## job 9880
==> flow/design.v (excerpt) <==
module AudDSP (
    input i_rst_n,
    input i_clk,
    input i_start,  
    input i_pause,  
    input [2:0] i_speed,
    input i_is_slow,
    input i_slow_mode,
    input i_daclrck,                
    input signed [15:0] i_sram_data,
    input [19:0] i_sram_stop_addr,  
    output signed [15:0] o_dac_data,
    output o_en,                    
    output o_is_pause,
    output [19:0] o_sram_addr
);
    localparam S_IDLE = 0;
    localparam S_PAUSE = 1;
    localparam S_PLAY = 2;
    localparam S_EMPTY = 3;
    reg [2:0] state_r, state_w;
    reg is_pause_r, is_pause_w;
    reg is_slow_r, is_slow_w;
    reg slow_mode_r, slow_mode_w;
    reg [2:0] speed_r, speed_w;
    reg [3:0] slow_counter_r, slow_counter_w;
    reg [1:0] get_data_counter_r, get_data_counter_w;
    reg [19:0] addr_r, addr_w;
    reg signed [15:0] sram_data_r, sram_data_w, sram_data_next_r, sram_data_next_w;
    reg [15:0] o_data_r, o_data_w;
    assign o_en = !i_daclrck;
    assign o_dac_data = o_data_r;
    assign o_sram_addr = addr_r;
    assign o_is_pause = is_pause_r;
    always @(*) begin
        state_w = state_r;
        case(state_r)
            S_IDLE: begin
                if(i_start)         state_w = S_PAUSE;
                else                state_w = S_IDLE;
            end
            S_PAUSE: begin
                if(!is_pause_r)     state_w = S_PLAY;
                else                state_w = S_PAUSE;
            end
            S_PLAY: begin
                if(is_pause_r)      state_w = S_PAUSE;
                else begin
                    if(!i_daclrck)  state_w = S_EMPTY;
                    else            state_w = S_PLAY;
                end
            end
            S_EMPTY: begin
                if(is_pause_r)      state_w = S_PAUSE;
                else begin
                    if(!i_daclrck)  state_w = S_EMPTY;
                    else            state_w = S_PLAY;
                end
            end
        endcase
    end
    always @(*) begin
        slow_counter_w = slow_counter_r;
        case(state_r)
            S_IDLE:     slow_counter_w = 0;
  ...
clock: 48.7 ns
lec_check: 0
abc_area: 1
cap_margin: 20
core_margin: 2
core_utilization: 70
cts_cluster_diameter: 375
cts_cluster_size: 49
max_routing_layer: met4
slew_margin: 20
run.sh (not shown) runs the stock make flow with config.mk's settings and CLKGATE_MAP_FILE=.
Both conditions hold for job 9880: the flow ran to the end and the final layout passed the timing, DRC and antenna checks.
For job 6328, these inputs were changed with respect to job 9880:
- changing CTS_CLUSTER_DIAMETER from 375 to 228
- setting HOLD_SLACK_MARGIN to -0.09 for the first time
- removing MAX_ROUTING_LAYER (formerly met4)
- removing CTS_CLUSTER_SIZE (formerly 49)
- changing the clock period (ns, I/O delays scaled along) from 48.7 to 45.6
==> results <==
Job 6328 vs. job 9880: number of DRC violations after detailed-routing iteration 0 has increased; total number of multi-input combinational cells has remained practically unchanged; count of plain and timing-repair buffers in the layout has increased. From the logs: job 6328 reached the end of the flow and failed the layout checks with setup timing. Relative to job 9880, the cell count after placement of job 6328 is higher by 88. Re initial antenna violation count: no difference whatsoever between job 9880 and job 6328. In job 6328 relative to job 9880, cell area had gone up by a few percent. Relative to job 9880, setup slack decreased by 4.06 ns in job 6328. Diff job 6328..job 9880 | count of inserted tapcells | negligible.
#### Input delta (job 9563 over job 6328)
- clearing ABC_AREA, which used to be 1
- clearing CTS_CLUSTER_DIAMETER, which used to be 228
- swapping 70 for 40 in CORE_UTILIZATION
- clearing HOLD_SLACK_MARGIN, which used to be -0.09
- swapping 45.6 for 100.0 in the clock period (ns, I/O delays scaled along)
==> comparison <==
The peak clock frequency supported by timing reported for job 9563 is smaller than that of job 6328 by 44%. Looking only at global-route usage, and setting everything else aside, the higher value of job 9563 and job 6328 goes to job 6328. No stage failed in job 9563, and the final checks on the layout all came back clean. Delta(share of the synthesized netlist area taken by xor and xnor gates, job 9563 - job 6328) > 0. Re portion of netlist area occupied by mux cells: job 9563 and job 6328 aren't equal, and the lower value belongs to job 6328. Summary of job 9563 over job 6328: arrival time at the worst endpoint now sits higher, number of standard-cell rows in the floorplan now sits higher, area of the core region now sits higher. Summary of the comparison: global-route met1 utilization is lower in job 9563, relative to job 6328. Going from job 6328 to job 9563, cell area lower, detailed-route wire length lower.
What job 8623 does differently from job 9563 at the input level:
- setting GPL_ROUTABILITY_DRIVEN to 0 for the first time
- changing SLEW_MARGIN from 20 to 35
- setting CELL_PAD_IN_SITES_DETAIL_PLACEMENT to 2 for the first time
## What came out
The remaining runs in job 9563 and job 8623 completed every stage, whereas job 8623 halted early. Job 8623: ODB-0269 in 5_1_grt -> run aborted. On placed instance area, job 8623 tracks job 9563 almost exactly. Compared to job 9563, job 8623 has estimated wirelength of the detail-placed design 68% higher. Summary of job 8623 over job 9563: die area closely matched the old numbers, number of cells in the design after placement ~0 delta.

* * *

AudDSP again, from the RTL that the note above started with.
make LEC_CHECK=0 ABC_AREA=1 CAP_MARGIN=15 CELL_PAD_IN_SITES_DETAIL_PLACEMENT=2 CELL_PAD_IN_SITES_GLOBAL_PLACEMENT=2 CORE_MARGIN=2 CORE_UTILIZATION=42 CTS_CLUSTER_DIAMETER=314 CTS_CLUSTER_SIZE=53 GPL_ROUTABILITY_DRIVEN=0 GPL_TIMING_DRIVEN=0 MAX_ROUTING_LAYER=met5 PLACE_DENSITY_LB_ADDON=0.13 SETUP_SLACK_MARGIN=0.15 SLEW_MARGIN=20 finish   # period 150.0 ns
The first run failed in detailed placement, error DPL-0033.
==> next run, changes <==
Settings changed: ABC_AREA 1 to unset, CAP_MARGIN 15 to 20, CELL_PAD_IN_SITES_DETAIL_PLACEMENT 2 to unset, CELL_PAD_IN_SITES_GLOBAL_PLACEMENT 2 to unset, CORE_UTILIZATION 42 to 65, CTS_CLUSTER_DIAMETER 314 to unset, CTS_CLUSTER_SIZE 53 to unset, GPL_ROUTABILITY_DRIVEN 0 to unset, GPL_TIMING_DRIVEN 0 to unset, MAX_ROUTING_LAYER met5 to unset, PLACE_DENSITY_LB_ADDON 0.13 to unset, SETUP_SLACK_MARGIN 0.15 to unset.
Clock period 150.0 ns to 87.7 ns, I/O delays scaled along.
Result: The new run finished clean; synthesized cell count falls by a quarter to a third; die area falls by well over a third; area after synthesis falls by about a fifth.
==> next run, changes <==
Settings changed: CORE_ASPECT_RATIO set to 0.5, CORE_UTILIZATION 65 to 23, SLEW_MARGIN 20 to 5.
Clock period 87.7 ns to 100.0 ns, I/O delays scaled along.
Effect: The new run completed without violations. Die size rises to 2.8 times its value. Critical path depth shrinks by 2. Worst hold slack gains 4.8 ps. Final cell count increases by 24%. Sequential share of layout area falls by 0.26 points. Wire length came out lower by about 4.5%. Non-clock buffer count falls by 11. Via count decreases by about 8%. Global-route usage fell by 26 points. Synthesized cell count stays the same.
==> next run, changes <==
Settings changed: CAP_MARGIN 20 to 0, CORE_UTILIZATION 23 to 46, SLEW_MARGIN 5 to 20.
After rerunning: First-iteration DRC count came out higher by roughly a tenth. Synthesized cell count stays the same. Worst setup slack got worse by 830 ps. Clock-buffer cell count came out higher by 2. Wire length came out higher by a few percent. Maximum frequency came out lower slightly. Flip-flop count does not change.

* * *

The RTL this note starts from:
==> flow/design.v <==
module AudDSP (
    input i_rst_n,
    input i_clk,
    input i_start,  
    input i_pause,  
    input [2:0] i_speed,
    input i_is_slow,
    input i_slow_mode,
    input i_daclrck,                
    input signed [15:0] i_sram_data,
    input [19:0] i_sram_stop_addr,  
    output signed [15:0] o_dac_data,
    output o_en,                    
    output o_is_pause,
    output [19:0] o_sram_addr
);
    localparam S_IDLE = 0;
    localparam S_PAUSE = 1;
    localparam S_PLAY = 2;
    localparam S_EMPTY = 3;
    reg [2:0] state_r, state_w;
    reg is_pause_r, is_pause_w;
    reg is_slow_r, is_slow_w;
    reg slow_mode_r, slow_mode_w;
    reg [2:0] speed_r, speed_w;
    reg [3:0] slow_counter_r, slow_counter_w;
    reg [1:0] get_data_counter_r, get_data_counter_w;
    reg [19:0] addr_r, addr_w;
    reg signed [15:0] sram_data_r, sram_data_w, sram_data_next_r, sram_data_next_w;
    reg [15:0] o_data_r, o_data_w;
    assign o_en = !i_daclrck;
    assign o_dac_data = o_data_r;
    assign o_sram_addr = addr_r;
    assign o_is_pause = is_pause_r;
    always @(*) begin
        state_w = state_r;
        case(state_r)
            S_IDLE: begin
                if(i_start)         state_w = S_PAUSE;
                else                state_w = S_IDLE;
            end
            S_PAUSE: begin
                if(!is_pause_r)     state_w = S_PLAY;
                else                state_w = S_PAUSE;
            end
            S_PLAY: begin
                if(is_pause_r)      state_w = S_PAUSE;
                else begin
                    if(!i_daclrck)  state_w = S_EMPTY;
                    else            state_w = S_PLAY;
                end
            end
            S_EMPTY: begin
                if(is_pause_r)      state_w = S_PAUSE;
                else begin
                    if(!i_daclrck)  state_w = S_EMPTY;
                    else            state_w = S_PLAY;
                end
            end
        endcase
    end
    always @(*) begin
        slow_counter_w = slow_counter_r;
        case(state_r)
            S_IDLE:     slow_counter_w = 0;
            S_PAUSE:    slow_counter_w = 0;
            S_PLAY: begin
                if(is_slow_r && !is_pause_r && i_daclrck) begin
                    if(slow_counter_r == speed_r)   slow_counter_w = 0;
                    else                            slow_counter_w = slow_counter_r + 1;
                end
            end
        endcase
    end
    always @(*) begin
        get_data_counter_w = get_data_counter_r;
        case(state_r)
            S_IDLE:     get_data_counter_w = 0;
            S_PAUSE:    get_data_counter_w = 0;
            S_PLAY: begin
                if(get_data_counter_r < 3)  get_data_counter_w = get_data_counter_r + 1;
            end
            S_EMPTY:    get_data_counter_w = 0;
        endcase
    end
    always @(*) begin
        is_pause_w = is_pause_r;
        case(state_r)
            S_IDLE:                 is_pause_w = 1;
            S_PAUSE: if(i_pause)    is_pause_w = 0;
            S_PLAY:  if(i_pause)    is_pause_w = 1;
            S_EMPTY: if(i_pause)    is_pause_w = 1;
        endcase
    end
    always @(*) begin
        is_slow_w = is_slow_r;
        slow_mode_w = slow_mode_r;
        speed_w = speed_r;
        case(state_r)
            S_IDLE: begin
                is_slow_w = 0;
                slow_mode_w = 0;
                speed_w = 0;
            end
            S_PAUSE: begin
                is_slow_w = i_is_slow;
                slow_mode_w = i_slow_mode;
                speed_w = i_speed;
            end
            S_PLAY: begin
                is_slow_w = is_slow_r;
                slow_mode_w = slow_mode_r;
                speed_w = speed_r;
            end
            S_EMPTY: begin
                is_slow_w = i_is_slow;
                slow_mode_w = i_slow_mode;
                speed_w = i_speed;
            end
        endcase
    end
    reg [20:0] temp_addr;      
    always @(*) begin
        addr_w = addr_r;
        temp_addr = addr_r;
        case(state_r)
            S_IDLE:     temp_addr = 0;
            S_PLAY: begin
                if(get_data_counter_r == 0) begin
                    if(is_slow_r) begin
                        if(slow_counter_r == 0)     temp_addr = addr_r + 1;
                    end
                    else                            temp_addr = addr_r + speed_r + 1;
                end
            end
        endcase
        if(temp_addr > i_sram_stop_addr)    addr_w = 0;
        else                                addr_w = temp_addr;
    end
    always @(*) begin
        sram_data_w = sram_data_r;
        sram_data_next_w = sram_data_next_r;
        case(state_r)
            S_IDLE: begin
                sram_data_w = 0;
                sram_data_next_w = 0;
            end
            S_PAUSE: begin
                sram_data_next_w = i_sram_data;
            end
            S_PLAY: begin
                if(get_data_counter_r == 2) begin
                    if(is_slow_r)begin           
                        if(slow_counter_r == 0) begin
                            sram_data_w = sram_data_next_r;
                            sram_data_next_w = i_sram_data;
                        end
                    end
                    else begin                   
                        sram_data_w = sram_data_next_r;
                        sram_data_next_w = i_sram_data;
                    end
                end
            end
        endcase
    end
    reg signed [16:0] diff;
    reg signed [20:0] diff_counter_prod;
    reg signed [20:0] diff_counter_prod_div_speed;
    always @(*) begin
        o_data_w = o_data_r;
        diff = 0;
        diff_counter_prod = 0;
        diff_counter_prod_div_speed = 0;
        case(state_r)
            S_IDLE: o_data_w = 0;
            S_PLAY: begin
                if(get_data_counter_r == 3) begin
                    if(is_slow_r) begin
                        if(slow_mode_r) begin
                            diff = $signed(sram_data_next_r) - $signed(sram_data_r);
                            diff_counter_prod = $signed(diff) * $signed({1'b0, slow_counter_r});
                            diff_counter_prod_div_speed = $signed($signed(diff_counter_prod) / $signed({1'b0, speed_r + 1}));
                            o_data_w = $signed($signed(sram_data_r) + $signed(diff_counter_prod_div_speed));
                        end
                        else o_data_w = sram_data_r;
                    end
                    else o_data_w = sram_data_r;
                end
            end
        endcase
    end
    always_ff @(posedge i_clk or negedge i_rst_n) begin
        if(!i_rst_n) begin
            state_r <= S_IDLE;
            is_pause_r <= 1;
            addr_r <= 0;
            speed_r <= 0;
            o_data_r <= 0;
            is_slow_r <= 0;
            slow_mode_r <= 0;
            sram_data_r <= 0;
            slow_counter_r <= 0;
            sram_data_next_r <= 0;
            get_data_counter_r <= 0;
        end
        else begin
            state_r <= state_w;
            is_pause_r <= is_pause_w;
            addr_r <= addr_w;
            speed_r <= i_speed;
            o_data_r <= o_data_w;
            is_slow_r <= i_is_slow;
            slow_mode_r <= i_slow_mode;
            sram_data_r <= sram_data_w;
            slow_counter_r <= slow_counter_w;
            sram_data_next_r <= sram_data_next_w;
            get_data_counter_r <= get_data_counter_w;
        end
    end
endmodule
Settings: LEC_CHECK=0, CAP_MARGIN=30, CORE_MARGIN=2, CORE_UTILIZATION=68, CTS_CLUSTER_DIAMETER=43, PLACE_DENSITY=0.59, SLEW_MARGIN=20; clock period 100.0 ns.
Rerun with:
CELL_PAD_IN_SITES_GLOBAL_PLACEMENT = 3   (was unset)
GPL_ROUTABILITY_DRIVEN = 1   (was unset)
MAX_ROUTING_LAYER = met4   (was unset)
PLACE_DENSITY = 0.54   (was 0.59)
SLEW_MARGIN = 0   (was 20)
The changed run aborted during global placement without I/O (3_1_place_gp_skip_io) with GPL-0301.
Area after synthesis is unchanged.
Synthesized cell count does not change.
Die size does not change.
Rerun with:
CAP_MARGIN = 20   (was 30)
CELL_PAD_IN_SITES_GLOBAL_PLACEMENT = unset   (was 3)
CORE_UTILIZATION = 40   (was 68)
CTS_CLUSTER_DIAMETER = unset   (was 43)
GPL_ROUTABILITY_DRIVEN = 0   (was 1)
MAX_ROUTING_LAYER = unset   (was met4)
PLACE_DENSITY = unset   (was 0.54)
SLEW_MARGIN = 25   (was 0)
- The changed run went through all stages and came out clean
- synthesized cell count does not change
- synthesized area does not change
- die size rose by 68%
Rerun with:
CORE_ASPECT_RATIO = 0.5   (was unset)
CORE_UTILIZATION = 23   (was 40)
CTS_CLUSTER_DIAMETER = 99   (was unset)
GPL_ROUTABILITY_DRIVEN = unset   (was 0)
PLACE_DENSITY = 0.89   (was unset)
SLEW_MARGIN = 5   (was 25)
TNS_END_PERCENT = 15   (was unset)
Synthesized cell count is unchanged.
Clock-buffer cell count fell by 2.
Via count rose by 3.2%.
Critical path depth fell by 2.
Global-route usage fell by 11 points.
Hold slack is better by 0.010 ns.

* * *

Setup of before:
RTL: the design.v shown in full above, as it stands there.
clock: 129.0 ns
lec_check: 0
cap_margin: 0
core_margin: 2
core_utilization: 69
cts_cluster_diameter: 351
cts_cluster_size: 100
gpl_timing_driven: 0
place_density: 0.62
setup_slack_margin: -0.16
slew_margin: 20
tns_end_percent: 15
### before -> after
Settings: CORE_UTILIZATION changed from 69 to 40; TNS_END_PERCENT removed (was 15); CTS_CLUSTER_DIAMETER removed (was 351); SETUP_SLACK_MARGIN removed (was -0.16); CTS_CLUSTER_SIZE removed (was 100); GPL_TIMING_DRIVEN removed (was 0); CAP_MARGIN changed from 0 to 20; PLACE_DENSITY removed (was 0.62); the clock period (ns, I/O delays scaled along) changed from 129.0 to 87.7.
Notes after the runs:
- Compared with before, after improves total length of routed wires.
- Total buffers and inverters traversed by the critical path (after over before): decrease, 19
- [compare] base=before new=after: critical path arrival shows a reduction of 12.36 ns, clock-pin slew on the worst setup and hold paths stayed essentially flat.
- There was hardly any difference in setup TNS between after and before.
- In terms of worst hold slack across all endpoints, after and before differ only marginally.
- From before to after, post-synth design cell area did not move at all.
- after ends up with a final instance area that is 1.0% higher than in before.
- Between after and before, it is after whose worst setup slack is lower, by 28.95 ns.
